===== design/flow/design.v =====
module buck_v1_0 #(
  parameter model_data_width = 25,
  parameter model_decimal_width = 16
)(
  input aclk, 
  input resetn, 
  input clock_enable,
  input pwm, 
  input signed [model_data_width-1:0] input_voltage,
  input signed [model_data_width-1:0] period_inductor,
  input signed [model_data_width-1:0] period_capacitor,
  input signed [model_data_width-1:0] inverse_resistor,
  output reg signed [model_data_width-1:0] inductor_current,
  output signed [model_data_width-1:0] capacitor_current,
  output signed [model_data_width-1:0] output_current,
  output reg signed [model_data_width-1:0] output_voltage  
);
  wire signed [model_data_width-1:0] voltage_diff;  
  wire signed [(model_data_width*2)-1:0] voltage_diff_intl_2width;  
  wire signed [model_data_width-1:0] voltage_diff_intl;  
  wire signed [(model_data_width*2)-1:0] capacitor_current_intc_2width;  
  wire signed [model_data_width-1:0] capacitor_current_intc;  
  wire signed [(model_data_width*2)-1:0] output_current_2width;  
  assign voltage_diff = pwm? input_voltage - output_voltage: -output_voltage;
  assign voltage_diff_intl_2width = voltage_diff * period_inductor;
  assign voltage_diff_intl = voltage_diff_intl_2width >>> model_decimal_width;
  always @(posedge aclk)
    if (!resetn)
      inductor_current <= 0;
    else 
      if (clock_enable)
        inductor_current <= inductor_current + voltage_diff_intl;
  assign capacitor_current = inductor_current - output_current;
  assign capacitor_current_intc_2width = capacitor_current * period_capacitor;
  assign capacitor_current_intc = capacitor_current_intc_2width >>> model_decimal_width;
  always @(posedge aclk)
    if (!resetn)
      output_voltage <= 0;
    else 
      if (clock_enable)
        output_voltage <= output_voltage + capacitor_current_intc;
  assign output_current_2width = output_voltage * inverse_resistor;
  assign output_current = output_current_2width >>> model_decimal_width;
endmodule

===== design/flow/run.sh =====
#!/bin/bash
# the make line also repeats each setting of config.mk as NAME=value (left out here)
make -C /OpenROAD-flow-scripts/flow DESIGN_CONFIG=/design/flow/config.mk WORK_HOME=/design/flow/orfs CLKGATE_MAP_FILE= finish

===== design/flow/config.mk =====
export PLATFORM = sky130hd
export DESIGN_NAME = buck_v1_0
export DESIGN_NICKNAME = buck_v1_0
export VERILOG_FILES = /design/flow/design.v
export SDC_FILE = /design/flow/constraint.sdc
export NUM_CORES = 4
export LEC_CHECK = 0
export CAP_MARGIN = 20
export CORE_ASPECT_RATIO = 1.77
export CORE_MARGIN = 2
export CORE_UTILIZATION = 40
export CTS_CLUSTER_SIZE = 11
export SLEW_MARGIN = 15

===== design/flow/constraint.sdc =====
create_clock -name core_clock -period 28.0 [get_ports {aclk}]
set_input_delay 5.6000 -clock core_clock [delete_from_list [all_inputs] [get_ports {aclk}]]
set_output_delay 5.6000 -clock core_clock [all_outputs]
set_load 0.01 [all_outputs]

==> results of run 1 <==
per-layer routing:
layer | part of all wire | GRT usage | up-vias
met5 | 0.00058 | 0 | -
met4 | 0.050 | 0.105 | 18
met3 | 0.055 | 0.0359 | 499
met2 | 0.54 | 0.479 | 1520
met1 | 0.36 | 0.278 | 25200
li1 | - | - | 20700
area by class of cell:
type | count | area, µm² | area share
multi-input combinational | 4945 | 55000 | 0.799
inverter | 1882 | 7060 | 0.103
timing repair buffer | 333 | 2990 | 0.0434
tap | 2068 | 2590 | 0.0376
sequential | 50 | 1000 | 0.0145
clock buffer | 5 | 125 | 0.00182
clock inverter | 3 | 43.8 | 0.000636
antenna | 9 | 22.5 | 0.000327
through the flow:
stage	utilization	instance area, µm²
floorplan	-	64000
global placement	0.431	68600
detailed placement	0.431	68600
CTS	0.432	68800
global route	0.432	68800
finish	0.432	68800
==> deck_impl_summary.md, run 1 <==
Key Metrics from the Run

STA
  – Hold_ws: about 0.55 ns
  – Final worst path period share: 0.891
  – FMAX: 0.0401 GHz
  – Post-route setup TNS: 0 ns
  – Slew Limit Fails: 0
  – Worst slew margin: 0.207
  – Actual slew at the worst max-slew pin: 1.19 ns
  – # setup viols final: 0
  – Final Hold Violation Tally: 0
  – Final worst slack: just over 3 ns
  – Min Tclk post-route: 24.94 ns
  – RSZ-0062 raised after global routing: false
  – Clk_skew: around 0.0097 ns

Hold path
  – Hold path startpoint: output_voltage[14]
  – Hold path depth: 2
  – Hold Crit Endpoint: output_voltage[14]
  – Hold Crit Class: reg -> reg

Synth
  – Area fraction in mux cells: 0.00520
  – Yosys cell types: approximately 74
  – Simple-Gate Area Share: 0.164
  – Mapped cell area: approximately 0.064 mm²
  – Flops after synth: about 50
  – Cell taking the most area after synthesis: fa_1
  – Xor/xnor share: 0.0323
  – Comb area leader: adder cells
  – Synthesis Warnings: 1
  – Post-synth top cells: inv_1, fa_1, nand2_1
  – Cell with the most instances after synthesis: inv_1
  – Syn_area_per_cell: 8.88 µm²
  – Complex Gates by Area: 0.0402
  – Adder Area Share: 0.613
  – Synth area leaders: fa_1, inv_1, ha_1
  – Post-synth top area share: 0.519
  – Post-synth EDFFs: 0
  – Mapped Nets: ~9500
  – Cells after Synth: approximately 7200
  – Seq/Total Area, Yosys: 0.0156
  – Yosys stat area: between 0.06 and 0.07 mm²
  – FFs w/ async S/R, synth: 0
  – Ys flop type: dfxtp_1
  – Cells in synth_stat.txt: roughly 7200

Setup path
  – Top delay family on crit path: adder cells
  – CP required: between 20 and 30 ns
  – Setup crit start: inverse_resistor[7]
  – Reg2reg start: output_voltage[5]
  – Crit path kind: in -> reg
  – WP data arrival: about 25 ns
  – CP endpoint: output_voltage[24]
  – FF-to-FF End: output_voltage[24]
  – Setup crit end kind: register
  – Largest stage delay, worst path: just under 1 ns
  – CP Max Fanout: 25
  – CP startpoint kind: input pin
  – R2R depth: 71
  – Flop-to-flop setup slack: between 8 and 9 ns
  – Slowest-stage cell, CP: clkdlybuf4s50_1
  – WP buf/inv: 10
  – Most frequent cell on the critical path: fa_1
  – Worst path depth: around 70

Placement
  – Placed Instances: around 9000
  – Dpl hpwl: between 150000 and 200000 µm
  – Worst slack, placed: 2.78 ns
  – Routability congestion estimate from global placement: between 0.9 and 1
  – IO Port Bufs: between 200 and 250

Floorplan
  – Ports: between 200 and 250
  – Die Area: about 0.16 mm²
  – Floorplan Utilization: 0.402
  – Std cell rows: just under 200
  – Die height: approximately 540 µm
  – DIE WIDTH: 305 µm
  – Core area: around 0.16 mm²

CTS
  – CTS sink count: roughly 50
  – Clock buffer depth: 2
  – Hold Buf Count CTS: 0
  – CTS tree: done
  – PostCTS Resize Cnt: 0
  – Clock latency (worst-skew pair): about 0.32 ns
  – Root Buffer: clkbuf_16
  – H-Tree Level Count: 2
  – Buffer count from post-CTS setup fixing: 0
  – Clock buffer count from CTS: 5
  – Worst-path clk slew: ~0.070 ns

Routing
  – Via density: 5.16
  – DRC: 0
  – Initial DRT Pass Iterations: 9
  – Routed WL: roughly 200000 µm
  – Initial DRC count: about 2500
  – Total number of vias: ~48000
  – Wirelength per Cell: 21.4 µm
  – Antenna Violating Nets Remaining: 0

Final layout
  – Fillers: 15800
  – Synth-to-Final Area Change: 7.53%
  – Post-layout net count: about 9500
  – Cell Count, Final, Fillers Out: around 9300

Job
  – Maxcap violations: 0
  – Tool warning count: 27

Global route
  – Overflow left after global routing: 0
  – Initial antenna violation count: 15
  – Number of global-route vias before repair: between 50000 and 60000
  – Tot GR Track Use: 0.252
  – Largest net degree at the start of global routing: 51
  – First-pass GRT wire length: about 310000 µm

Status
  – Outcome: no timing/DRC/antenna violations
==> inputs of run 2 (changes only) <==
- CAP_MARGIN: 20 -> 0
- CELL_PAD_IN_SITES_GLOBAL_PLACEMENT: unset -> 0
- CORE_ASPECT_RATIO: 1.77 -> unset
- CORE_UTILIZATION: 40 -> 71
- CTS_CLUSTER_SIZE: 11 -> 45
- GPL_ROUTABILITY_DRIVEN: unset -> 1
- MAX_ROUTING_LAYER: unset -> met4
- MIN_ROUTING_LAYER: unset -> met1
- PLACE_DENSITY: unset -> 0.61
- SLEW_MARGIN: 15 -> 20
- TNS_END_PERCENT: unset -> 95
- clock period: 28.0 -> 15.1 ns (I/O delays scaled with it)
==> run 2 against run 1 <==
Net effect:
- now fails the layout checks on setup timing
- clock-buffer cell count stayed put
- register-to-register slack worse by 10 ns
- worst setup slack worse by 7.4 ns
- critical endpoint unchanged
==> deck_impl_summary.md, run 2 <==
Key Metrics from the Run

STA
  – FMAX: ~0.052 GHz
  – Worst slew margin: 0.185 (-0.0215)
  – Min Tclk post-route: 19.39 ns
  – # setup viols final: 25 (+25)
  – Hold_ws: 0.575 ns (+0.0249 ns)
  – Slew Limit Fails: 0 (unchanged)
  – Final worst path period share: 1.28 (+0.394)
  – Clk_skew: 0.0157 ns (+0.00600 ns)
  – Final worst slack: -4.29 ns (-7.35 ns)
  – RSZ-0062 raised after global routing: true
  – Post-route setup TNS: -70.52 ns (-70.52 ns)
  – Actual slew at the worst max-slew pin: 1.22 ns (+0.0321 ns)
  – Final Hold Violation Tally: 0 (unchanged)

Global route
  – First-pass GRT wire length: 293000 µm (-6.2%)
  – Overflow left after global routing: 0 (unchanged)
  – Tot GR Track Use: 0.421 (+0.169)
  – Initial antenna violation count: 7 (-8)
  – Number of global-route vias before repair: 55000 (+1.0%)
  – Largest net degree at the start of global routing: 51 (unchanged)

Synth
  – Xor/xnor share: 0.0323 (unchanged)
  – Simple-Gate Area Share: 0.164 (unchanged)
  – Post-synth top area share: 0.519 (unchanged)
  – Complex Gates by Area: 0.0402 (unchanged)
  – Synth area leaders: fa_1, inv_1, ha_1
  – Adder Area Share: 0.613 (unchanged)
  – Seq/Total Area, Yosys: 0.0156 (unchanged)
  – FFs w/ async S/R, synth: 0 (unchanged)
  – Flops after synth: 50 (unchanged)
  – Yosys stat area: 0.0640 mm² (unchanged)
  – Post-synth EDFFs: 0 (unchanged)
  – Comb area leader: adder cells
  – Post-synth top cells: inv_1, fa_1, nand2_1
  – Yosys cell types: 74 (unchanged)
  – Synthesis Warnings: 1 (unchanged)
  – Syn_area_per_cell: 8.88 µm² (unchanged)
  – Area fraction in mux cells: 0.00520 (unchanged)
  – Ys flop type: dfxtp_1
  – Cell with the most instances after synthesis: inv_1
  – Mapped Nets: 9456 (unchanged)
  – Mapped cell area: 0.0640 mm² (unchanged)
  – Cells in synth_stat.txt: 7210 (unchanged)
  – Cells after Synth: 7210 (unchanged)
  – Cell taking the most area after synthesis: fa_1

CTS
  – Hold Buf Count CTS: 0 (unchanged)
  – Root Buffer: clkbuf_16
  – CTS tree: done
  – Worst-path clk slew: 0.08 ns (about the same)
  – CTS sink count: 50 (unchanged)
  – Clock buffer count from CTS: 5 (unchanged)
  – Clock buffer depth: 2 (unchanged)
  – H-Tree Level Count: 2 (unchanged)
  – Clock latency (worst-skew pair): 0.33 ns (about the same)

Placement
  – Placed Instances: 8867 (-4.4%)
  – IO Port Bufs: 203 (unchanged)
  – Worst slack, placed: -4.93 ns (-7.71 ns)
  – Dpl hpwl: 154000 µm (-4.6%)
  – Routability congestion estimate from global placement: 1.01 (+6.6%)

Hold path
  – Hold Crit Class: reg -> reg
  – Hold path depth: 2 (unchanged)
  – Hold Crit Endpoint: inductor_current[0]
  – Hold path startpoint: inductor_current[0]

Setup path
  – Flop-to-flop setup slack: -2.08 ns (-10.38 ns)
  – Setup crit end kind: register
  – WP buf/inv: 19 (+9)
  – FF-to-FF End: output_voltage[24]
  – Crit path kind: in -> reg
  – Largest stage delay, worst path: 0.56 ns (-0.42 ns)
  – R2R depth: 75 (+5.6%)
  – Slowest-stage cell, CP: fa_1
  – Worst path depth: 78 (+8.3%)
  – CP endpoint: output_voltage[24]
  – Reg2reg start: output_voltage[7]
  – CP Max Fanout: 6 (-76%)
  – WP data arrival: 19.64 ns (-5.53 ns)
  – CP startpoint kind: input pin
  – Most frequent cell on the critical path: fa_1
  – CP required: 15.35 ns (-12.89 ns)
  – Top delay family on crit path: adder cells
  – Setup crit start: inverse_resistor[1]

Final layout
  – Synth-to-Final Area Change: 15.6%
  – Logic cell area: 0.0564 mm² (+2.6%)
  – Cell Count, Final, Fillers Out: 8974 (-3.5%)
  – Post-layout net count: 10000 (+6.0%)
  – Fillers: 5807 (-63%)
  – Reg area: 0.00100 mm² (unchanged)

Routing
  – Total number of vias: 50500 (+5.4%)
  – Routed WL: 182000 µm (-8.5%)
  – DRC: 0 (unchanged)
  – Initial DRC count: 3829 (+56%)
  – Wirelength per Cell: 20.3 µm (-5.2%)
  – Antenna Violating Nets Remaining: 0 (unchanged)
  – Initial DRT Pass Iterations: 6 (-3)
  – Via density: 5.63 (+9.2%)

Floorplan
  – Die height: 304 µm (-43%)
  – Ports: 204 (unchanged)
  – Die Area: 0.0926 mm² (-43%)
  – Core area: 0.0897 mm² (-44%)
  – DIE WIDTH: 304 µm (-0.14%)
  – Std cell rows: 110 (-44%)
  – Floorplan Utilization: 0.714 (+0.312)

Status
  – Violated checks: setup timing
  – Outcome: complete, but fails checks

Job
  – Tool warning count: 32 (+19%)
  – Maxcap violations: 0 (unchanged)
## run 2: area by class of cell
cell class	count	area share
Inverter	1882	0.0954
Multi-Input combinational cell	4945	0.762
Clock buffer	5	0.00169
Antenna cell	8	0.000270
Clock inverter	3	0.000389
Timing Repair Buffer	905	0.107
Tap cell	1176	0.0199
Sequential cell	50	0.0135
## run 2: what timing repair did
action,4_1_cts,5_1_grt
setup buffers,45,47
gates resized,118,201
cloned,1,3
endpoints found under the setup margin,32,41
pin swaps,97,168
## run 2: per-stage QoR
stage               instance area (µm²)   util
floorplan                         64700      -
global placement                  71900  0.802
detailed placement                71900  0.802
CTS                               73000  0.813
global route                      74000  0.825
finish                            74000  0.825
## run 2: routing by layer
layer	wire length, µm	GRT usage	vias to the layer above
li1	-	-	21900
met1	67700	0.542	25600
met2	85700	0.658	2543
met3	20200	0.0994	520
met4	8260	0.154	0
met5	0	-	-
==> inputs of run 3 (changes only) <==
- CAP_MARGIN: 0 -> 10
- CELL_PAD_IN_SITES_GLOBAL_PLACEMENT: 0 -> unset
- CORE_UTILIZATION: 71 -> 72
- CTS_CLUSTER_DIAMETER: unset -> 364
- CTS_CLUSTER_SIZE: 45 -> 41
- GPL_ROUTABILITY_DRIVEN: 1 -> unset
- HOLD_SLACK_MARGIN: unset -> -0.08
- MAX_ROUTING_LAYER: met4 -> unset
- MIN_ROUTING_LAYER: met1 -> unset
- PLACE_DENSITY: 0.61 -> 0.66
- SETUP_SLACK_MARGIN: unset -> -1.34
- TNS_END_PERCENT: 95 -> unset
- clock period: 15.1 -> 12.9 ns (I/O delays scaled with it)
==> run 3 against run 2 <==
Net effect:
- still fails the layout checks on setup timing
- highest routed layer is now met5
- worst setup slack got worse by 1.9 ns
- clock-buffer cell count increased by 1
- critical path type unchanged
- die area decreased by 1.4%
- design area increased by 1.5%
- worst hold slack improved by 0.0076 ns
==> deck_impl_summary.md, run 3 <==
Key Metrics from the Run

Setup path
  – Setup crit end kind: register
  – Top delay family on crit path: adder cells
  – WP buf/inv: 15 (-4)
  – Crit path kind: in -> reg
  – Most frequent cell on the critical path: fa_1
  – CP required: 13.14 ns (-2.21 ns)
  – Reg2reg start: output_voltage[13]
  – Flop-to-flop setup slack: -4.21 ns (-2.13 ns)
  – Largest stage delay, worst path: 0.58 ns (+0.02 ns)
  – Setup crit start: inverse_resistor[9]
  – CP startpoint kind: input pin
  – R2R depth: 72 (-4.0%)
  – Slowest-stage cell, CP: fa_2
  – WP data arrival: 19.37 ns (-0.27 ns)
  – FF-to-FF End: output_voltage[24]
  – CP Max Fanout: 18 (+12)
  – Worst path depth: 75 (-3.8%)
  – CP endpoint: output_voltage[24]

Synth
  – Cell taking the most area after synthesis: fa_1
  – Post-synth top area share: 0.519 (unchanged)
  – Cell with the most instances after synthesis: inv_1
  – Comb area leader: adder cells
  – Xor/xnor share: 0.0323 (unchanged)
  – Ys flop type: dfxtp_1
  – Syn_area_per_cell: 8.88 µm² (unchanged)
  – Mapped Nets: 9456 (unchanged)
  – Yosys cell types: 74 (unchanged)
  – Adder Area Share: 0.613 (unchanged)
  – FFs w/ async S/R, synth: 0 (unchanged)
  – Flops after synth: 50 (unchanged)
  – Yosys stat area: 0.0640 mm² (unchanged)
  – Cells after Synth: 7210 (unchanged)
  – Area fraction in mux cells: 0.00520 (unchanged)
  – Post-synth EDFFs: 0 (unchanged)
  – Mapped cell area: 0.0640 mm² (unchanged)
  – Cells in synth_stat.txt: 7210 (unchanged)
  – Synthesis Warnings: 1 (unchanged)
  – Seq/Total Area, Yosys: 0.0156 (unchanged)
  – Synth area leaders: fa_1, inv_1, ha_1
  – Post-synth top cells: inv_1, fa_1, nand2_1
  – Simple-Gate Area Share: 0.164 (unchanged)
  – Complex Gates by Area: 0.0402 (unchanged)

CTS
  – CTS tree: done
  – Root Buffer: clkbuf_16
  – Clock buffer count from CTS: 5 (unchanged)
  – Clock latency (worst-skew pair): 0.32 ns (about the same)
  – Clock buffer depth: 2 (unchanged)
  – CTS sink count: 50 (unchanged)
  – H-Tree Level Count: 2 (unchanged)
  – Hold Buf Count CTS: 0 (unchanged)
  – Worst-path clk slew: 0.08 ns (about the same)

Floorplan
  – Std cell rows: 109 (-0.91%)
  – Core area: 0.0882 mm² (-1.7%)
  – Die Area: 0.0913 mm² (-1.4%)
  – Ports: 204 (unchanged)
  – DIE WIDTH: 302 µm (-0.69%)
  – Die height: 302 µm (-0.69%)
  – Floorplan Utilization: 0.726 (+0.0121)

Final layout
  – Synth-to-Final Area Change: 17.4%
  – Final core utilization: 0.852 (+0.0268)
  – Post-layout net count: 10200 (+1.9%)
  – Design area: 0.0752 mm² (+1.5%)
  – Fillers: 5200 (-10%)

STA
  – RSZ-0062 raised after global routing: true
  – Slew Limit Fails: 0 (unchanged)
  – Actual slew at the worst max-slew pin: 1.07 ns (-0.151 ns)
  – # setup viols final: 60 (+140%)
  – Final Hold Violation Tally: 0 (unchanged)
  – Min Tclk post-route: 19.13 ns
  – FMAX: 0.0523 GHz
  – Hold_ws: 0.582 ns (+0.00764 ns)
  – Final worst slack: -6.23 ns (-1.94 ns)
  – Clk_skew: 0.00906 ns (-0.00667 ns)
  – Final worst path period share: 1.48 (+0.199)
  – Worst slew margin: 0.287 (+0.102)

Placement
  – Dpl hpwl: 159000 µm (+3.8%)
  – Routability congestion estimate from global placement: 1.05 (+4.0%)
  – IO Port Bufs: 203 (unchanged)
  – Post-DP Area: 0.0741 mm² (+3.0%)

Status
  – Outcome: complete, but fails checks
  – Violated checks: setup timing

Hold path
  – Hold path startpoint: inductor_current[0]
  – Hold Crit Endpoint: inductor_current[0]
  – Hold path depth: 2 (unchanged)
  – Hold Crit Class: reg -> reg

Routing
  – Antenna Violating Nets Remaining: 0 (unchanged)
  – Via density: 5.60 (-0.64%)
  – Wirelength per Cell: 19.8 µm (-2.2%)
  – DRC: 0 (unchanged)
  – Initial DRT Pass Iterations: 6 (unchanged)
  – Routed WL: 181000 µm (-0.28%)
  – Total number of vias: 51200 (+1.3%)
  – Initial DRC count: 3967 (+3.6%)

Global route
  – Largest net degree at the start of global routing: 51 (unchanged)
  – Overflow left after global routing: 0 (unchanged)
  – Initial antenna violation count: 3 (-4)
  – Tot GR Track Use: 0.416 (-0.00532)
  – Number of global-route vias before repair: 55900 (+1.5%)
  – First-pass GRT wire length: 293000 µm (about the same)

Job
  – Maxcap violations: 0 (unchanged)
  – Tool warning count: 32 (unchanged)
run 3: through the flow:
stage | std cells | setup TNS [ns] | setup slack (ns)
after floorplan | 7210 | -87.87 | -5.11
after global placement | 9117 | -149.18 | -6.51
after detailed placement | 9117 | -164.50 | -6.89
after CTS | 9135 | -139.47 | -6.23
after global routing | 9142 | -166.66 | -6.93
final | 9146 | -137.74 | -6.23
run 3: what timing repair did:
action | in CTS | in global routing
pin swaps | 31 | 51
endpoints found under the setup margin | 33 | 40
gates resized | 75 | 86
gates cloned | 0 | 0
setup buffers | 12 | 10
run 3: cell type report:
cell class / count / area, µm² / share of cell area
Clock buffer: 6 / 139 / 0.00185
Sequential cell: 50 / 1000 / 0.0133
Multi-Input combinational cell: 4945 / 56000 / 0.746
Inverter: 1882 / 7060 / 0.0940
Antenna cell: 4 / 10.0 / 0.000133
Tap cell: 1165 / 1460 / 0.0194
Clock inverter: 2 / 38.8 / 0.000516
Timing Repair Buffer: 1092 / 9400 / 0.125
run 3: metal layers:
| metal | track usage | wire length [µm] | vias to the layer above |
|---|---|---|---|
| li1 | - | - | 22200 |
| met1 | 0.552 | 68100 | 26000 |
| met2 | 0.669 | 85200 | 2484 |
| met3 | 0.103 | 20400 | 492 |
| met4 | 0.155 | 7790 | 2 |
| met5 | 0 | 13 | - |
==> inputs of run 4 (changes only) <==
- ABC_AREA: unset -> 1
- CAP_MARGIN: 10 -> 0
- CELL_PAD_IN_SITES_DETAIL_PLACEMENT: unset -> 2
- CELL_PAD_IN_SITES_GLOBAL_PLACEMENT: unset -> 1
- CORE_ASPECT_RATIO: unset -> 1.41
- CORE_MARGIN: 2 -> 5
- CORE_UTILIZATION: 72 -> 54
- CTS_CLUSTER_DIAMETER: 364 -> 297
- CTS_CLUSTER_SIZE: 41 -> unset
- GPL_ROUTABILITY_DRIVEN: unset -> 1
- GPL_TIMING_DRIVEN: unset -> 0
- HOLD_SLACK_MARGIN: -0.08 -> 0.19
- MAX_ROUTING_LAYER: unset -> met4
- MIN_ROUTING_LAYER: unset -> met1
- PLACE_DENSITY: 0.66 -> unset
- PLACE_DENSITY_LB_ADDON: unset -> 0.16
- SETUP_SLACK_MARGIN: -1.34 -> 0.93
- TNS_END_PERCENT: unset -> 80
- clock period: 12.9 -> 18.6 ns (I/O delays scaled with it)
==> run 4 against run 3 <==
Net effect:
- the flow now stops in detailed placement (3_5_place_dp)
- die area grew 43%
- synthesized cell count grew 19%
- synthesized area grew 4.1%
==> deck_impl_summary.md, run 4 <==
Run Summary

Synth
  – Seq/Total Area, Yosys: 0.0150 (-0.000618)
  – Post-synth top cells: inv_1, nand2_1, fa_1
  – Comb area leader: adder cells
  – Yosys stat area: 0.0667 mm² (+4.1%)
  – Post-synth top area share: 0.498 (-0.0205)
  – Cells after Synth: 8586 (+19%)
  – Flops after synth: 50 (unchanged)
  – Synth area leaders: fa_1, inv_1, nand2_1
  – Area fraction in mux cells: 0 (-0.00520)
  – Cells in synth_stat.txt: 8586 (+19%)
  – Post-synth EDFFs: 0 (unchanged)
  – FFs w/ async S/R, synth: 0 (unchanged)
  – Mapped cell area: 0.0667 mm² (+4.1%)
  – Mapped Nets: 10800 (+15%)
  – Simple-Gate Area Share: 0.169 (+0.00528)
  – Xor/xnor share: 0.0210 (-0.0113)
  – Syn_area_per_cell: 7.76 µm² (-13%)
  – Complex Gates by Area: 0.0442 (+0.00400)
  – Ys flop type: dfxtp_1
  – Adder Area Share: 0.589 (-0.0243)
  – Cell with the most instances after synthesis: inv_1
  – Synthesis Warnings: 1 (unchanged)
  – Yosys cell types: 59 (-20%)
  – Cell taking the most area after synthesis: fa_1

Floorplan
  – DIE WIDTH: 306 µm (+1.2%)
  – Ports: 204 (unchanged)
  – Floorplan Utilization: 0.542 (-0.184)
  – Core area: 0.123 mm² (+39%)
  – Die height: 427 µm (+41%)
  – Std cell rows: 153 (+40%)
  – Die Area: 0.131 mm² (+43%)

Placement
  – Routability congestion estimate from global placement: 1.13 (+7.5%)
  – IO Port Bufs: 174 (-14%)

Status
  – Outcome: stopped before the end
  – Failing step: detailed placement (3_5_place_dp)
  – Run-stopping error: [ERROR DPL-0033] detailed placement checks failed during check placement.
-- run 4: metrics by stage --
| stage | setup TNS [ns] | area, µm² | setup WS [ns] | cells |
|---|---|---|---|---|
| 2_1_floorplan | 0 | 67000 | 0.932 | 8586 |
| 3_3_place_gp | -92.49 | 70800 | -5.49 | 10400 |
==> inputs of run 5 (changes only) <==
- ABC_AREA: 1 -> unset
- CAP_MARGIN: 0 -> 20
- CELL_PAD_IN_SITES_DETAIL_PLACEMENT: 2 -> unset
- CELL_PAD_IN_SITES_GLOBAL_PLACEMENT: 1 -> unset
- CORE_ASPECT_RATIO: 1.41 -> unset
- CORE_MARGIN: 5 -> 2
- CORE_UTILIZATION: 54 -> 66
- CTS_CLUSTER_DIAMETER: 297 -> unset
- GPL_ROUTABILITY_DRIVEN: 1 -> unset
- GPL_TIMING_DRIVEN: 0 -> unset
- HOLD_SLACK_MARGIN: 0.19 -> unset
- MAX_ROUTING_LAYER: met4 -> unset
- MIN_ROUTING_LAYER: met1 -> unset
- PLACE_DENSITY_LB_ADDON: 0.16 -> unset
- SETUP_SLACK_MARGIN: 0.93 -> unset
- TNS_END_PERCENT: 80 -> unset
- clock period: 18.6 -> 23.9 ns (I/O delays scaled with it)
==> run 5 against run 4 <==
Net effect:
- now clean on timing, DRC and antenna
- synthesized area down 4.0%
- die area down 24%
- synthesized cell count down 16%
==> deck_impl_summary.md, run 5 <==
Key Metrics from the Run

Status
  – Outcome: no timing/DRC/antenna violations

Setup path
  – R2R depth: roughly 74
  – Flop-to-flop setup slack: ~5.0 ns
  – CP startpoint kind: input pin
  – CP endpoint: output_voltage[24]
  – Setup crit start: inverse_resistor[17]
  – Slowest-stage cell, CP: clkdlybuf4s50_1
  – WP data arrival: about 23 ns
  – Reg2reg start: output_voltage[7]
  – Worst path depth: roughly 70
  – Top delay family on crit path: adder cells
  – CP Max Fanout: 15
  – FF-to-FF End: output_voltage[24]
  – Setup crit end kind: register
  – CP required: 24.12 ns
  – WP buf/inv: 9
  – Most frequent cell on the critical path: fa_1
  – Crit path kind: in -> reg
  – Largest stage delay, worst path: 1.03 ns

Hold path
  – Hold Crit Endpoint: output_voltage[15]
  – Hold path depth: 2
  – Hold path startpoint: output_voltage[15]
  – Hold Crit Class: reg -> reg

Synth
  – Yosys cell types: 74 (+25%)
  – Mapped cell area: 0.0640 mm² (-4.0%)
  – Cells in synth_stat.txt: 7210 (-16%)
  – Adder Area Share: 0.613 (+0.0243)
  – Post-synth top area share: 0.519 (+0.0205)
  – Post-synth EDFFs: 0 (unchanged)
  – Complex Gates by Area: 0.0402 (-0.00400)
  – Xor/xnor share: 0.0323 (+0.0113)
  – Post-synth top cells: inv_1, fa_1, nand2_1
  – Cells after Synth: 7210 (-16%)
  – Ys flop type: dfxtp_1
  – FFs w/ async S/R, synth: 0 (unchanged)
  – Mapped Nets: 9456 (-13%)
  – Cell with the most instances after synthesis: inv_1
  – Cell taking the most area after synthesis: fa_1
  – Comb area leader: adder cells
  – Seq/Total Area, Yosys: 0.0156 (+0.000618)
  – Synth area leaders: fa_1, inv_1, ha_1
  – Flops after synth: 50 (unchanged)
  – Yosys stat area: 0.0640 mm² (-4.0%)
  – Simple-Gate Area Share: 0.164 (-0.00528)
  – Syn_area_per_cell: 8.88 µm² (+14%)
  – Area fraction in mux cells: 0.00520 (+0.00520)
  – Synthesis Warnings: 1 (unchanged)

CTS
  – Worst-path clk slew: around 0.070 ns
  – Clock buffer count from CTS: 5
  – Clock latency (worst-skew pair): ~0.30 ns
  – CTS tree: done
  – CTS sink count: 50
  – Clock buffer depth: 2
  – H-Tree Level Count: 2
  – Root Buffer: clkbuf_16

STA
  – Clk_skew: 0.00754 ns
  – Final worst path period share: 0.959
  – RSZ-0062 raised after global routing: false
  – Final Hold Violation Tally: 0
  – Min Tclk post-route: ~23 ns
  – Post-route setup TNS: 0 ns
  – # setup viols final: 0
  – Final worst slack: between 0.9 and 1 ns
  – Slew Limit Fails: 0
  – FMAX: 0.0436 GHz
  – Worst slew margin: 0.224
  – Actual slew at the worst max-slew pin: ~1.2 ns
  – Hold_ws: between 0.5 and 0.6 ns

Final layout
  – Synth-to-Final Area Change: 5.84%
  – Post-layout net count: ~9500

Routing
  – Routed met3 length: between 10000 and 15000 µm
  – Met1 Routed Length: between 70000 and 80000 µm
  – Via density: approximately 5.6
  – Met2 WL: a little under 80000 µm
  – Initial DRC count: ~3400
  – Antenna Violating Nets Remaining: 0
  – Wirelength per Cell: 19.9 µm
  – Top Metal Used: met5
  – Routed WL: 169000 µm
  – Total number of vias: 47300
  – Initial DRT Pass Iterations: 5
  – DRC: 0

Global route
  – Largest net degree at the start of global routing: 51
  – Number of global-route vias before repair: between 50000 and 60000
  – Overflow left after global routing: 0
  – Tot GR Track Use: 0.358
  – First-pass GRT wire length: roughly 280000 µm
  – Initial antenna violation count: 5

Floorplan
  – Ports: 204 (unchanged)
  – Die height: 315 µm (-26%)
  – Core area: 0.0964 mm² (-22%)
  – DIE WIDTH: 315 µm (+3.1%)
  – Std cell rows: 114 (-25%)
  – Die Area: 0.0995 mm² (-24%)
  – Floorplan Utilization: 0.664 (+0.122)

Placement
  – IO Port Bufs: 203 (+17%)
  – Dpl hpwl: roughly 140000 µm
  – Routability congestion estimate from global placement: 0.935 (-17%)
  – Worst slack, placed: a little over 0.5 ns

Job
  – Tool warning count: 29
  – Maxcap violations: 0
## run 5: through the flow
stage          cells  utilization  area [µm²]
6_report        8497        0.703       67800
5_1_grt         8493        0.703       67800
4_1_cts         8493        0.703       67700
3_5_place_dp    8486        0.701       67600
3_3_place_gp    8486        0.701       67600
2_1_floorplan   7210            -       64000
## run 5: cell type report
cell class,count,area (µm²)
timing repair buffer,333,2970
clock inverter,2,13.8
multi-input combinational,4945,55000
tap,1276,1600
antenna,4,10.0
sequential,50,1000
fill,7963,28700
inverter,1882,7060
clock buffer,5,125
## run 5: timing repair
action,CTS,global route
endpoints found under the setup margin,0,3
hold buffers,0,0
gates resized,0,19
endpoints found under the hold margin,0,0
setup buffers,0,0
## run 5: routing by layer
metal  vias up  GRT usage
met1     24400      0.512
li1      20700          -
met3       275     0.0633
met2      1852      0.572
met4         4     0.0933
met5         -          0
==> inputs of run 6 (changes only) <==
- CAP_MARGIN: 20 -> 0
- CELL_PAD_IN_SITES_GLOBAL_PLACEMENT: unset -> 0
- CORE_UTILIZATION: 66 -> 72
- CTS_CLUSTER_DIAMETER: unset -> 342
- CTS_CLUSTER_SIZE: unset -> 57
- GPL_ROUTABILITY_DRIVEN: unset -> 1
- MAX_ROUTING_LAYER: unset -> met4
- MIN_ROUTING_LAYER: unset -> met1
- PLACE_DENSITY_LB_ADDON: unset -> 0.0
- SETUP_SLACK_MARGIN: unset -> 5.0
- TNS_END_PERCENT: unset -> 95
- clock period: 23.9 -> 19.4 ns (I/O delays scaled with it)
==> run 6 against run 5 <==
Net effect:
- critical endpoint unchanged
- via count increased by 8.7%
- worst hold slack got worse by 0.0061 ns
- first-iteration DRC count increased by 18%
- final cell count increased by 4.9%
- wire length increased by 9.3%
- the layout now fails its checks (setup timing)
==> deck_impl_summary.md, run 6 <==
Key Metrics from the Run

Status
  – Outcome: complete, but fails checks
  – Violated checks: setup timing

Setup path
  – CP required: 19.64 ns (-4.48 ns)
  – Crit path kind: in -> reg
  – WP data arrival: 20.60 ns (-2.55 ns)
  – Top delay family on crit path: adder cells
  – FF-to-FF End: output_voltage[24]
  – Slowest-stage cell, CP: fa_1
  – Setup crit start: inverse_resistor[1]
  – Reg2reg start: output_voltage[5]
  – R2R depth: 70 (-5.4%)
  – Flop-to-flop setup slack: 1.70 ns (-3.31 ns)
  – CP startpoint kind: input pin
  – CP endpoint: output_voltage[24]
  – Worst path depth: 77 (+13%)
  – CP Max Fanout: 5 (-10)
  – WP buf/inv: 13 (+4)
  – Most frequent cell on the critical path: fa_1
  – Setup crit end kind: register
  – Largest stage delay, worst path: 0.57 ns (-0.46 ns)

Routing
  – Routed WL: 185000 µm (+9.3%)
  – Antenna Violating Nets Remaining: 0 (unchanged)
  – Via density: 5.77 (+3.6%)
  – Initial DRC count: 3962 (+18%)
  – DRC: 0 (unchanged)
  – Total number of vias: 51400 (+8.7%)
  – Wirelength per Cell: 20.7 µm (+4.2%)
  – Initial DRT Pass Iterations: 6 (+1)

CTS
  – CTS tree: done
  – Clock buffer depth: 2 (unchanged)
  – Hold Buf Count CTS: 0 (unchanged)
  – Worst-path clk slew: 0.08 ns (about the same)
  – Root Buffer: clkbuf_16
  – H-Tree Level Count: 2 (unchanged)
  – Clock latency (worst-skew pair): 0.33 ns (+0.03 ns)
  – Clock buffer count from CTS: 5 (unchanged)
  – CTS sink count: 50 (unchanged)

Synth
  – FFs w/ async S/R, synth: 0 (unchanged)
  – Complex Gates by Area: 0.0402 (unchanged)
  – Synthesis Warnings: 1 (unchanged)
  – Post-synth top cells: inv_1, fa_1, nand2_1
  – Post-synth top area share: 0.519 (unchanged)
  – Syn_area_per_cell: 8.88 µm² (unchanged)
  – Cell taking the most area after synthesis: fa_1
  – Synth area leaders: fa_1, inv_1, ha_1
  – Seq/Total Area, Yosys: 0.0156 (unchanged)
  – Mapped Nets: 9456 (unchanged)
  – Yosys stat area: 0.0640 mm² (unchanged)
  – Post-synth EDFFs: 0 (unchanged)
  – Flops after synth: 50 (unchanged)
  – Ys flop type: dfxtp_1
  – Xor/xnor share: 0.0323 (unchanged)
  – Adder Area Share: 0.613 (unchanged)
  – Mapped cell area: 0.0640 mm² (unchanged)
  – Area fraction in mux cells: 0.00520 (unchanged)
  – Yosys cell types: 74 (unchanged)
  – Cells after Synth: 7210 (unchanged)
  – Comb area leader: adder cells
  – Cell with the most instances after synthesis: inv_1
  – Cells in synth_stat.txt: 7210 (unchanged)
  – Simple-Gate Area Share: 0.164 (unchanged)

Floorplan
  – DIE WIDTH: 302 µm (-4.2%)
  – Ports: 204 (unchanged)
  – Die Area: 0.0913 mm² (-8.2%)
  – Std cell rows: 109 (-4.4%)
  – Core area: 0.0882 mm² (-8.5%)
  – Floorplan Utilization: 0.726 (+0.0616)
  – Die height: 302 µm (-4.2%)

Final layout
  – Final core utilization: 0.845 (+0.143)
  – Synth-to-Final Area Change: 16.5%
  – Fillers: 5208 (-35%)
  – Cell Count, Final, Fillers Out: 8912 (+4.9%)
  – Post-layout net count: 9988 (+5.5%)

STA
  – FMAX: between 0.04 and 0.05 GHz
  – # setup viols final: 10 (+10)
  – Min Tclk post-route: between 20 and 25 ns
  – Final Hold Violation Tally: 0 (unchanged)
  – Final worst path period share: 1.05 (+0.0902)
  – Final worst slack: -0.963 ns (-1.93 ns)
  – Worst slew margin: 0.161 (-0.0635)
  – Slew Limit Fails: 0 (unchanged)
  – Actual slew at the worst max-slew pin: 1.26 ns (+0.0950 ns)
  – Clk_skew: 0.0136 ns (+0.00604 ns)
  – RSZ-0062 raised after global routing: true

Placement
  – IO Port Bufs: 203 (unchanged)
  – Dpl hpwl: 147000 µm (+5.1%)
  – Placed Instances: 8729 (+2.9%)
  – Routability congestion estimate from global placement: 1.01 (+7.6%)

Hold path
  – Hold path depth: 2 (unchanged)
  – Hold Crit Endpoint: output_voltage[23]
  – Hold Crit Class: reg -> reg
  – Hold path startpoint: output_voltage[23]

Global route
  – Number of global-route vias before repair: 55200 (+9.6%)
  – First-pass GRT wire length: 289000 µm (+4.9%)
  – Tot GR Track Use: 0.423 (+0.0646)
  – Initial antenna violation count: 5 (unchanged)
  – Largest net degree at the start of global routing: 51 (unchanged)
  – Overflow left after global routing: 0 (unchanged)

Job
  – Maxcap violations: 0 (unchanged)
  – Tool warning count: 30 (+3.4%)
[run 6: layout make-up]
cell class,count,area [µm²],area share
clock buffers,6,139,0.00186
well taps,1165,1460,0.0195
inverters,1882,7080,0.0948
diodes,4,10.0,0.000134
multi-input cells,4945,57100,0.766
flip-flops and latches,50,1000,0.0134
clock inverters,2,38.8,0.000520
repair buffers,858,7750,0.104
[run 6: stage by stage]
stage	TNS, ns	hold slack [ns]	area, µm²	worst slack [ns]
2_1_floorplan	0	0.536	64800	0.0866
3_3_place_gp	-7.76	0.519	70800	-1.41
3_5_place_dp	-10.14	0.536	70800	-1.68
4_1_cts	-0.821	0.551	72700	-0.380
5_1_grt	-11.04	0.621	74600	-1.48
6_report	-4.37	0.565	74600	-0.963
[run 6: metal layers]
layer | vias to the layer above | global-route usage | wire (µm)
li1 | 21700 | - | -
met1 | 26100 | 0.545 | 67000
met2 | 2948 | 0.659 | 87000
met3 | 627 | 0.0972 | 22100
met4 | 0 | 0.157 | 8890
met5 | - | - | 0
[run 6: repair_timing]
item	in CTS	in global routing
setup buffers	74	89
pin swaps	202	201
hold endpoints to repair	0	0
cloned	3	5
endpoints found under the setup margin	82	86
gates resized	365	270
==> inputs of run 7 (changes only) <==
- CAP_MARGIN: 0 -> 5
- CELL_PAD_IN_SITES_DETAIL_PLACEMENT: unset -> 2
- CELL_PAD_IN_SITES_GLOBAL_PLACEMENT: 0 -> unset
- CORE_ASPECT_RATIO: unset -> 1.09
- CORE_MARGIN: 2 -> 9
- CORE_UTILIZATION: 72 -> 15
- CTS_CLUSTER_DIAMETER: 342 -> unset
- CTS_CLUSTER_SIZE: 57 -> 22
- GPL_ROUTABILITY_DRIVEN: 1 -> 0
- HOLD_SLACK_MARGIN: unset -> 0.1
- MAX_ROUTING_LAYER: met4 -> met5
- MIN_ROUTING_LAYER: met1 -> unset
- PLACE_DENSITY_LB_ADDON: 0.0 -> unset
- SETUP_SLACK_MARGIN: 5.0 -> unset
- TNS_END_PERCENT: 95 -> unset
- clock period: 19.4 -> 16.9 ns (I/O delays scaled with it)
==> run 7 against run 6 <==
Net effect:
- still fails the layout checks on setup timing
- synthesized cell count stayed put
- register-to-register slack worse by 4.5 ns
- via count rose by 17%
==> deck_impl_summary.md, run 7 <==
Key Metrics from the Run

Floorplan
  – Floorplan Utilization: 0.151 (-0.575)
  – Die height: 700 µm (+130%)
  – Die Area: 0.451 mm² (+390%)
  – Ports: 204 (unchanged)
  – Std cell rows: 250 (+130%)
  – DIE WIDTH: 644 µm (+110%)
  – Core area: 0.425 mm² (+380%)

Synth
  – FFs w/ async S/R, synth: 0 (unchanged)
  – Comb area leader: adder cells
  – Cells in synth_stat.txt: 7210 (unchanged)
  – Post-synth EDFFs: 0 (unchanged)
  – Flops after synth: 50 (unchanged)
  – Mapped cell area: 0.0640 mm² (unchanged)
  – Simple-Gate Area Share: 0.164 (unchanged)
  – Adder Area Share: 0.613 (unchanged)
  – Yosys cell types: 74 (unchanged)
  – Xor/xnor share: 0.0323 (unchanged)
  – Cell with the most instances after synthesis: inv_1
  – Synthesis Warnings: 1 (unchanged)
  – Post-synth top area share: 0.519 (unchanged)
  – Ys flop type: dfxtp_1
  – Area fraction in mux cells: 0.00520 (unchanged)
  – Seq/Total Area, Yosys: 0.0156 (unchanged)
  – Mapped Nets: 9456 (unchanged)
  – Complex Gates by Area: 0.0402 (unchanged)
  – Yosys stat area: 0.0640 mm² (unchanged)
  – Syn_area_per_cell: 8.88 µm² (unchanged)
  – Cells after Synth: 7210 (unchanged)
  – Synth area leaders: fa_1, inv_1, ha_1
  – Post-synth top cells: inv_1, fa_1, nand2_1
  – Cell taking the most area after synthesis: fa_1

Setup path
  – CP Max Fanout: 6 (+1)
  – Setup crit end kind: register
  – Flop-to-flop setup slack: -2.81 ns (-4.51 ns)
  – WP data arrival: 22.42 ns (+1.82 ns)
  – Reg2reg start: output_voltage[4]
  – Largest stage delay, worst path: 0.70 ns (+0.13 ns)
  – R2R depth: 78 (+11%)
  – CP startpoint kind: input pin
  – FF-to-FF End: output_voltage[24]
  – WP buf/inv: 17 (+4)
  – Slowest-stage cell, CP: fa_1
  – Worst path depth: 80 (+3.9%)
  – CP required: 17.19 ns (-2.45 ns)
  – CP endpoint: output_voltage[24]
  – Setup crit start: inverse_resistor[7]
  – Crit path kind: in -> reg
  – Top delay family on crit path: adder cells
  – Most frequent cell on the critical path: fa_1

STA
  – RSZ-0062 raised after global routing: true
  – Slew Limit Fails: 0 (unchanged)
  – Worst slew margin: 0.168 (+0.00718)
  – Final Hold Violation Tally: 0 (unchanged)
  – Final worst path period share: 1.31 (+0.260)
  – Clk_skew: 0.0467 ns (+0.0331 ns)
  – Final worst slack: -5.24 ns (-4.28 ns)
  – Actual slew at the worst max-slew pin: 1.24 ns (-0.0107 ns)
  – # setup viols final: 33 (+23)
  – Min Tclk post-route: about 22 ns
  – FMAX: around 0.045 GHz

Global route
  – Largest net degree at the start of global routing: 51 (unchanged)
  – Number of global-route vias before repair: 71900 (+30%)
  – Tot GR Track Use: 0.161 (-0.261)
  – Overflow left after global routing: 0 (unchanged)
  – First-pass GRT wire length: 527000 µm (+82%)
  – Initial antenna violation count: 71 (+66)

Routing
  – Via density: 4.44 (-23%)
  – Antenna Violating Nets Remaining: 0 (unchanged)
  – Initial DRC count: 6142 (+55%)
  – Initial DRT Pass Iterations: 10 (+4)
  – DRC: 0 (unchanged)
  – Wirelength per Cell: 29.5 µm (+42%)
  – Routed WL: 400000 µm (+120%)
  – Total number of vias: 60300 (+17%)

CTS
  – CTS tree: done
  – H-Tree Level Count: 2 (unchanged)
  – CTS sink count: 50 (unchanged)
  – Hold Buf Count CTS: 0 (unchanged)
  – Worst-path clk slew: 0.11 ns (+0.03 ns)
  – Clock buffer depth: 2 (unchanged)
  – Clock latency (worst-skew pair): 0.38 ns (+0.05 ns)
  – Root Buffer: clkbuf_16
  – Clock buffer count from CTS: 5 (unchanged)

Hold path
  – Hold path depth: 2 (unchanged)
  – Hold path startpoint: inductor_current[12]
  – Hold Crit Class: reg -> reg
  – Hold Crit Endpoint: inductor_current[12]

Final layout
  – Final core utilization: 0.192 (-0.654)
  – Design area: 0.0815 mm² (+9.2%)
  – Synth-to-Final Area Change: 27.3%
  – Post-layout net count: 10100 (+1.3%)

Job
  – Maxcap violations: 0 (unchanged)
  – Tool warning count: 30 (unchanged)

Placement
  – Post-DP Area: 0.0780 mm² (+10%)
  – Dpl hpwl: 280000 µm (+90%)
  – IO Port Bufs: 203 (unchanged)

Status
  – Outcome: complete, but fails checks
  – Violated checks: setup timing
==> run 7: final cells by class <==
class                           instances  area [µm²]
Antenna cell                           25        62.6
Clock buffer                            5         125
Fill cell                           48600      344000
Inverter                             1882        7090
Sequential cell                        50        1000
Timing Repair Buffer                  991        9100
Tap cell                             5670        7090
Clock inverter                          2        13.8
Multi-Input combinational cell       4945       57000
==> run 7: stage by stage <==
step	std cells	worst slack [ns]	setup TNS, ns	hold WS, ns
6_report	13600	-5.24	-85.79	0.609
5_1_grt	13600	-5.35	-88.18	0.677
4_1_cts	13500	-3.41	-45.39	0.624
3_5_place_dp	13400	-5.11	-79.08	0.611
3_3_place_gp	13400	-3.71	-49.63	0.575
2_1_floorplan	7210	-1.91	-12.67	0.536
==> run 7: repair_timing <==
| item | CTS | global route |
|---|---|---|
| setup endpoints to repair | 28 | 41 |
| resized | 375 | 198 |
| setup buffers | 127 | 41 |
| pin swaps | 188 | 125 |
| gates cloned | 7 | 0 |
==> run 7: layer usage <==
| metal | track usage | up-vias | wire (µm) |
|---|---|---|---|
| li1 | - | 22000 | - |
| met1 | 0.161 | 30900 | 127000 |
| met4 | 0.132 | 52 | 47300 |
| met3 | 0.0517 | 2577 | 41700 |
| met2 | 0.275 | 4771 | 183000 |
| met5 | 0.00243 | - | 1070 |
==> inputs of run 8 (changes only) <==
- CAP_MARGIN: 5 -> 20
- CELL_PAD_IN_SITES_DETAIL_PLACEMENT: 2 -> unset
- CORE_ASPECT_RATIO: 1.09 -> unset
- CORE_MARGIN: 9 -> 2
- CORE_UTILIZATION: 15 -> 66
- CTS_CLUSTER_DIAMETER: unset -> 271
- CTS_CLUSTER_SIZE: 22 -> unset
- GPL_ROUTABILITY_DRIVEN: 0 -> unset
- HOLD_SLACK_MARGIN: 0.1 -> unset
- MAX_ROUTING_LAYER: met5 -> unset
- clock period: 16.9 -> 16.4 ns (I/O delays scaled with it)
==> run 8 against run 7 <==
Net effect:
- fails the layout checks on antenna rules, setup timing
- flip-flop count did not move
- final cell count fell by 33%
- design area fell by 8.7%
- first-iteration DRC count fell by 46%
- largest cell class unchanged
==> deck_impl_summary.md, run 8 <==
Key Metrics from the Run

Synth
  – Post-synth EDFFs: 0 (unchanged)
  – Adder Area Share: 0.613 (unchanged)
  – Cell with the most instances after synthesis: inv_1
  – Post-synth top area share: 0.519 (unchanged)
  – Yosys stat area: 0.0640 mm² (unchanged)
  – Area fraction in mux cells: 0.00520 (unchanged)
  – Syn_area_per_cell: 8.88 µm² (unchanged)
  – Cells in synth_stat.txt: 7210 (unchanged)
  – Mapped Nets: 9456 (unchanged)
  – FFs w/ async S/R, synth: 0 (unchanged)
  – Comb area leader: adder cells
  – Post-synth top cells: inv_1, fa_1, nand2_1
  – Xor/xnor share: 0.0323 (unchanged)
  – Cells after Synth: 7210 (unchanged)
  – Seq/Total Area, Yosys: 0.0156 (unchanged)
  – Complex Gates by Area: 0.0402 (unchanged)
  – Mapped cell area: 0.0640 mm² (unchanged)
  – Cell taking the most area after synthesis: fa_1
  – Synth area leaders: fa_1, inv_1, ha_1
  – Ys flop type: dfxtp_1
  – Simple-Gate Area Share: 0.164 (unchanged)
  – Synthesis Warnings: 1 (unchanged)
  – Flops after synth: 50 (unchanged)
  – Yosys cell types: 74 (unchanged)

Global route
  – Largest net degree at the start of global routing: 51 (unchanged)
  – Initial antenna violation count: 8 (-89%)
  – First-pass GRT wire length: 291000 µm (-45%)
  – Overflow left after global routing: 0 (unchanged)
  – Tot GR Track Use: 0.380 (+0.219)
  – Number of global-route vias before repair: 54100 (-25%)

CTS
  – Worst-path clk slew: 0.08 ns (-0.03 ns)
  – Root Buffer: clkbuf_16
  – Clock latency (worst-skew pair): 0.33 ns (-0.05 ns)
  – CTS sink count: 50 (unchanged)
  – H-Tree Level Count: 2 (unchanged)
  – CTS tree: done
  – Clock buffer count from CTS: 5 (unchanged)
  – Hold Buf Count CTS: 0 (unchanged)
  – Clock buffer depth: 2 (unchanged)

Routing
  – Via density: 5.49 (+24%)
  – Initial DRT Pass Iterations: 6 (-4)
  – Total number of vias: 49900 (-17%)
  – DRC: 0 (unchanged)
  – Antenna Violating Nets Remaining: 1 (+1)
  – Initial DRC count: 3339 (-46%)
  – Routed WL: 181000 µm (-55%)
  – Wirelength per Cell: 20.0 µm (-32%)

STA
  – RSZ-0062 raised after global routing: true
  – Final worst slack: -3.16 ns (+2.08 ns)
  – # setup viols final: 22 (-33%)
  – Min Tclk post-route: 19.56 ns
  – Worst slew margin: 0.204 (+0.0363)
  – Actual slew at the worst max-slew pin: 1.19 ns (-0.0543 ns)
  – Final worst path period share: 1.19 (-0.117)
  – Final Hold Violation Tally: 0 (unchanged)
  – FMAX: between 0.05 and 0.06 GHz
  – Clk_skew: 0.0184 ns (-0.0284 ns)
  – Slew Limit Fails: 0 (unchanged)

Final layout
  – Fillers: 6990 (-86%)
  – Logic cell area: 0.0565 mm² (-0.89%)
  – Reg area: 0.00100 mm² (-0.37%)
  – Post-layout net count: 10000 (-0.74%)
  – Cell Count, Final, Fillers Out: 9085 (-33%)
  – Design area: 0.0744 mm² (-8.7%)
  – Synth-to-Final Area Change: 16.1%

Setup path
  – CP required: 16.65 ns (-0.54 ns)
  – Top delay family on crit path: adder cells
  – CP endpoint: output_voltage[24]
  – Flop-to-flop setup slack: -0.78 ns (+2.03 ns)
  – FF-to-FF End: output_voltage[24]
  – R2R depth: 80 (+2.6%)
  – WP buf/inv: 18 (+1)
  – Most frequent cell on the critical path: fa_1
  – Slowest-stage cell, CP: fa_2
  – Setup crit end kind: register
  – WP data arrival: 19.81 ns (-2.61 ns)
  – CP Max Fanout: 6 (unchanged)
  – Worst path depth: 80 (unchanged)
  – Largest stage delay, worst path: 0.57 ns (-0.13 ns)
  – Crit path kind: in -> reg
  – Reg2reg start: output_voltage[4]
  – CP startpoint kind: input pin
  – Setup crit start: inverse_resistor[4]

Floorplan
  – Ports: 204 (unchanged)
  – Die Area: 0.0995 mm² (-78%)
  – Die height: 315 µm (-55%)
  – Floorplan Utilization: 0.664 (+0.513)
  – Std cell rows: 114 (-54%)
  – Core area: 0.0964 mm² (-77%)
  – DIE WIDTH: 315 µm (-51%)

Job
  – Maxcap violations: 0 (unchanged)
  – Tool warning count: 32 (+6.7%)

Hold path
  – Hold Crit Class: reg -> reg
  – Hold path startpoint: inductor_current[11]
  – Hold Crit Endpoint: inductor_current[11]
  – Hold path depth: 2 (unchanged)

Placement
  – IO Port Bufs: 203 (unchanged)
  – Routability congestion estimate from global placement: 0.956
  – Dpl hpwl: 154000 µm (-45%)
  – Placed Instances: 8967 (-33%)
  – Post-DP Area: 0.0720 mm² (-7.7%)

Status
  – Violated checks: antenna rules, setup timing
  – Outcome: complete, but fails checks
==> run 8: stage by stage <==
stage                     setup TNS (ns)   util  setup slack, ns  hold WS [ns]
after floorplan                   -19.75      -            -2.31         0.536
after global placement            -55.59  0.747            -3.79         0.604
after detailed placement          -59.73  0.747            -3.98         0.611
after CTS                         -37.92  0.765            -2.85         0.623
after global routing              -56.53  0.771            -3.81         0.626
final                             -43.09  0.771            -3.16         0.628
==> run 8: final cells by class <==
cell class / count / area share
sequential: 50 / 0.0135
antenna: 8 / 0.000269
inverter: 1882 / 0.0951
tap: 1276 / 0.0215
clock inverter: 3 / 0.000387
clock buffer: 5 / 0.00168
multi-input combinational: 4945 / 0.760
timing repair buffer: 916 / 0.108
==> run 8: repair_timing <==
| item | 4_1_cts | 5_1_grt |
|---|---|---|
| buffers inserted | 94 | 32 |
| gates cloned | 5 | 0 |
| pin swaps | 202 | 145 |
| gates resized | 253 | 132 |
| endpoints found under the setup margin | 26 | 25 |
==> run 8: metal layers <==
metal / part of all wire / wire, µm / up-vias / global-route usage
met3: 0.10 / 18500 / 382 / 0.0918
li1: - / - / 21900 / -
met2: 0.47 / 84800 / 2015 / 0.610
met5: 0.00031 / 56 / - / 0
met1: 0.39 / 70800 / 25600 / 0.509
met4: 0.040 / 7280 / 8 / 0.133
==> inputs of run 9 (changes only) <==
- CAP_MARGIN: 20 -> 0
- CELL_PAD_IN_SITES_GLOBAL_PLACEMENT: unset -> 1
- CORE_UTILIZATION: 66 -> 61
- CTS_CLUSTER_DIAMETER: 271 -> 232
- CTS_CLUSTER_SIZE: unset -> 100
- GPL_ROUTABILITY_DRIVEN: unset -> 0
- MIN_ROUTING_LAYER: unset -> met1
- PLACE_DENSITY_LB_ADDON: unset -> 0.16
- TNS_END_PERCENT: unset -> 95
- clock period: 16.4 -> 19.4 ns (I/O delays scaled with it)
==> run 9 against run 8 <==
Net effect:
- fails the layout checks on setup timing
- final cell count is essentially flat
- synthesized cell count stayed put
- first-iteration DRC count fell by 5.1%
- sequential share of layout area about the same
==> deck_impl_summary.md, run 9 <==
Key Metrics from the Run

Synth
  – Synth area leaders: fa_1, inv_1, ha_1
  – Comb area leader: adder cells
  – Yosys stat area: 0.0640 mm² (unchanged)
  – Mapped cell area: 0.0640 mm² (unchanged)
  – Post-synth top cells: inv_1, fa_1, nand2_1
  – Adder Area Share: 0.613 (unchanged)
  – Post-synth top area share: 0.519 (unchanged)
  – Ys flop type: dfxtp_1
  – Area fraction in mux cells: 0.00520 (unchanged)
  – Flops after synth: 50 (unchanged)
  – Synthesis Warnings: 1 (unchanged)
  – Complex Gates by Area: 0.0402 (unchanged)
  – Seq/Total Area, Yosys: 0.0156 (unchanged)
  – Simple-Gate Area Share: 0.164 (unchanged)
  – FFs w/ async S/R, synth: 0 (unchanged)
  – Xor/xnor share: 0.0323 (unchanged)
  – Syn_area_per_cell: 8.88 µm² (unchanged)
  – Cells in synth_stat.txt: 7210 (unchanged)
  – Post-synth EDFFs: 0 (unchanged)
  – Yosys cell types: 74 (unchanged)
  – Mapped Nets: 9456 (unchanged)
  – Cell taking the most area after synthesis: fa_1
  – Cells after Synth: 7210 (unchanged)
  – Cell with the most instances after synthesis: inv_1

STA
  – Clk_skew: 0.0108 ns (-0.00751 ns)
  – FMAX: roughly 0.05 GHz
  – Final worst slack: -0.985 ns (+2.17 ns)
  – Slew Limit Fails: 0 (unchanged)
  – Final worst path period share: 1.05 (-0.142)
  – # setup viols final: 8 (-64%)
  – Hold_ws: 0.550 ns (-0.0775 ns)
  – Min Tclk post-route: a little over 20 ns
  – Worst slew margin: 0.217 (+0.0131)
  – Actual slew at the worst max-slew pin: 1.17 ns (-0.0196 ns)
  – Final Hold Violation Tally: 0 (unchanged)
  – RSZ-0062 raised after global routing: true

Global route
  – First-pass GRT wire length: 290000 µm (-0.32%)
  – Tot GR Track Use: 0.349 (-0.0311)
  – GRT busiest layer: met2
  – Met2 Use GR: 0.559 (-0.0510)
  – Initial antenna violation count: 6 (-2)
  – Number of global-route vias before repair: 53700 (-0.79%)
  – Overflow left after global routing: 0 (unchanged)
  – Largest net degree at the start of global routing: 51 (unchanged)
  – Routing usage on met1: 0.475 (-0.0332)
  – M3 GR Usage: 0.0729 (-0.0189)

Final layout
  – Fillers: 8012 (+15%)
  – Post-layout net count: 9938 (-1.1%)
  – Synth-to-Final Area Change: 14.8%
  – Final core utilization: 0.708 (-0.0632)

Routing
  – Initial DRC count: 3168 (-5.1%)
  – DRC: 0 (unchanged)
  – Routed WL: 180000 µm (-0.66%)
  – Via density: 5.44 (-0.82%)
  – Wirelength per Cell: 19.9 µm (-0.56%)
  – Total number of vias: 49400 (-0.92%)
  – Initial DRT Pass Iterations: 9 (+3)
  – Antenna Violating Nets Remaining: 0 (-1)

CTS
  – CTS tree: done
  – Clock buffer depth: 2 (unchanged)
  – CTS sink count: 50 (unchanged)
  – Root Buffer: clkbuf_16
  – Clock buffer count from CTS: 5 (unchanged)
  – Worst-path clk slew: 0.07 ns (about the same)
  – Clock latency (worst-skew pair): 0.32 ns (about the same)
  – H-Tree Level Count: 2 (unchanged)

Setup path
  – CP startpoint kind: input pin
  – R2R depth: 80 (unchanged)
  – CP required: 19.64 ns (+2.99 ns)
  – Most frequent cell on the critical path: fa_1
  – Worst path depth: 74 (-7.5%)
  – Flop-to-flop setup slack: 1.90 ns (+2.68 ns)
  – FF-to-FF End: output_voltage[24]
  – WP buf/inv: 18 (unchanged)
  – Slowest-stage cell, CP: fa_1
  – WP data arrival: 20.62 ns (+0.81 ns)
  – CP endpoint: output_voltage[24]
  – Crit path kind: in -> reg
  – Setup crit end kind: register
  – Reg2reg start: output_voltage[3]
  – CP Max Fanout: 6 (unchanged)
  – Largest stage delay, worst path: 0.57 ns (about the same)
  – Setup crit start: inverse_resistor[17]
  – Top delay family on crit path: adder cells

Hold path
  – Hold Crit Endpoint: output_voltage[22]
  – Hold Crit Class: reg -> reg
  – Hold path startpoint: output_voltage[22]
  – Hold path depth: 2 (unchanged)

Job
  – Tool warning count: 29 (-9.4%)
  – Maxcap violations: 0 (unchanged)

Floorplan
  – DIE WIDTH: 328 µm (+4.0%)
  – Die Area: 0.108 mm² (+8.1%)
  – Std cell rows: 118 (+3.5%)
  – Floorplan Utilization: 0.617 (-0.0471)
  – Core area: 0.104 mm² (+7.6%)
  – Die height: 328 µm (+4.0%)
  – Ports: 204 (unchanged)

Status
  – Violated checks: setup timing
  – Outcome: complete, but fails checks

Placement
  – IO Port Bufs: 203 (unchanged)
  – Dpl hpwl: 149000 µm (-3.4%)
-- run 9: final cells by class --
type / instances / area (µm²) / area share
Antenna cell: 4 / 10.0 / 0.000136
Multi-Input combinational cell: 4945 / 56300 / 0.766
Inverter: 1882 / 7070 / 0.0962
Clock inverter: 2 / 13.8 / 0.000187
Clock buffer: 5 / 125 / 0.00170
Timing Repair Buffer: 808 / 7280 / 0.0991
Tap cell: 1380 / 1730 / 0.0235
Sequential cell: 50 / 1000 / 0.0136
-- run 9: through the flow --
step                      cells  area [µm²]  TNS [ns]  setup slack, ns
final                      9076       73500     -3.42           -0.985
after global routing       9072       73500     -9.48            -1.55
after CTS                  9044       72800     -1.71           -0.639
after detailed placement   8952       71100    -10.65            -1.69
after global placement     8952       71100     -6.89            -1.38
after floorplan            7210       64500         0          0.00238
-- run 9: layer usage --
layer,vias to the layer above,wire [µm],part of all wire
met5,-,27,0.00015
met4,4,7110,0.039
met3,380,17200,0.095
met2,2026,84300,0.47
met1,25300,71600,0.40
li1,21700,-,-
-- run 9: what timing repair did --
item,in CTS,in global routing
setup buffers,80,33
hold buffers,0,0
endpoints found under the setup margin,11,16
gates resized,213,142
pin swaps,202,166
gates cloned,7,0
